==> branch lagoon: inputs <==
Design cordic_final, start of the top module:
(* keep_hierarchy = "yes", use_dsp = "yes" *)
module cordic_final #(
    parameter WIDTH = 32,          
    parameter FRAC = 14,           
    parameter ITER = 16,           
    parameter LOG_ITER = 4,         
    parameter POST_STAGES = 5       
)
(
    input wire                    clk,
    input wire                    rst_n,        
    input wire                    start,        
    input wire signed [WIDTH-1:0] x_in,         
    input wire                    func_select,  
    output reg                    busy,         
    output reg                    done,         
    output reg signed [WIDTH:0] result       
);
==> flow/config.mk <==
export PLATFORM = sky130hd
export DESIGN_NAME = cordic_final
export DESIGN_NICKNAME = cordic_final
export VERILOG_FILES = /design/flow/design.v
export SDC_FILE = /design/flow/constraint.sdc
export NUM_CORES = 4
export LEC_CHECK = 0
export ABC_AREA = 1
export CAP_MARGIN = 35
export CORE_MARGIN = 2
export CORE_UTILIZATION = 72
export CTS_CLUSTER_DIAMETER = 42
export CTS_CLUSTER_SIZE = 62
export MAX_ROUTING_LAYER = met4
export SLEW_MARGIN = 20
==> flow/constraint.sdc <==
create_clock -name core_clock -period 6.89 [get_ports {clk}]
set_input_delay 1.3780 -clock core_clock [delete_from_list [all_inputs] [get_ports {clk}]]
set_output_delay 1.3780 -clock core_clock [all_outputs]
set_load 0.01 [all_outputs]
run.sh (not shown) runs the stock make flow with config.mk's settings and CLKGATE_MAP_FILE=.
==> inputs of branch nickel, as changes to branch lagoon <==
- CAP_MARGIN: 35 -> 0
- CTS_CLUSTER_DIAMETER: 42 -> 375
- CTS_CLUSTER_SIZE: 62 -> 10
- MAX_ROUTING_LAYER: met4 -> not set
- PLACE_DENSITY: not set -> 0.4
- SETUP_SLACK_MARGIN: not set -> 1.08
- TNS_END_PERCENT: not set -> 10
==> flow/constraint.sdc (replaced) <==
create_clock -name core_clock -period 6.2 [get_ports {clk}]
set_input_delay 1.2400 -clock core_clock [delete_from_list [all_inputs] [get_ports {clk}]]
set_output_delay 1.2400 -clock core_clock [all_outputs]
set_load 0.01 [all_outputs]
==> inputs of branch umber, as changes to branch lagoon <==
- ABC_AREA: 1 -> not set
- CAP_MARGIN: 35 -> 20
- CTS_CLUSTER_DIAMETER: 42 -> not set
- CTS_CLUSTER_SIZE: 62 -> not set
- MAX_ROUTING_LAYER: met4 -> not set
- PLACE_DENSITY: not set -> 0.4
- SETUP_SLACK_MARGIN: not set -> 1.08
==> flow/constraint.sdc (replaced) <==
create_clock -name core_clock -period 8.37 [get_ports {clk}]
set_input_delay 1.6740 -clock core_clock [delete_from_list [all_inputs] [get_ports {clk}]]
set_output_delay 1.6740 -clock core_clock [all_outputs]
set_load 0.01 [all_outputs]
==> results <==
- Between branch umber and branch nickel, the lower first-iteration DRC count is in branch umber (gap 54%, measured against branch nickel).
- Of branch nickel and branch umber, branch nickel has the higher utilization (gap 0.97 points).
- Of branch umber and branch nickel, branch nickel has the higher synthesized cell count (gap 24%, measured against branch nickel).
- In branch nickel the critical path depth is lower than in branch umber, by 4.
- Of branch umber and branch nickel, branch nickel has the higher clock skew (gap 86 ps).
- Between branch nickel and branch umber, the lower register-to-register slack is in branch nickel (gap 1800 ps).
- Branch lagoon died in global routing. Branch umber produced a clean layout. Branch nickel completed, yet does not pass: setup timing.
- Of branch umber and branch nickel, branch nickel has the higher via count (gap 27%, measured against branch nickel).
==> figures <==
| quantity | branch umber | branch lagoon | branch nickel |
|---|---|---|---|
| Worst Hold Margin | 329 ps | - | 264 ps |
| Status | timing/DRC/antenna clean | stopped before the end | complete, but fails checks |
| Last stage reached | - | global routing | - |
| Layout check failures | - | - | setup timing |
| Number of cells after detailed placement | 22900 | 29900 | 30300 |
| Post-CTS Setup Repair Bufs | 161 | 89 | 28 |
| Number of inverters outside the clock class in the layout | 2962 | - | 5233 |
| Worst slew margin relative to its limit | 0.264 | - | 0.253 |
| Seq Cell Count | 1733 | - | 1733 |
| Syn Area/Cell | 9.47 sq um | 7.99 sq um | 7.99 sq um |
| Initial detailed-routing violation count | 9992 | - | 22000 |
| Total number of vias | 138000 | - | 188000 |
| Launching point of the worst reg2reg path | z_pipe[0][14] | - | one_minus_approx_pipe[2][16] |
| Max frequency | 125 MHz | - | 131 MHz |
| Synthesized-area fraction occupied by xor and xnor cells | 0.0870 | 0.0806 | 0.0806 |
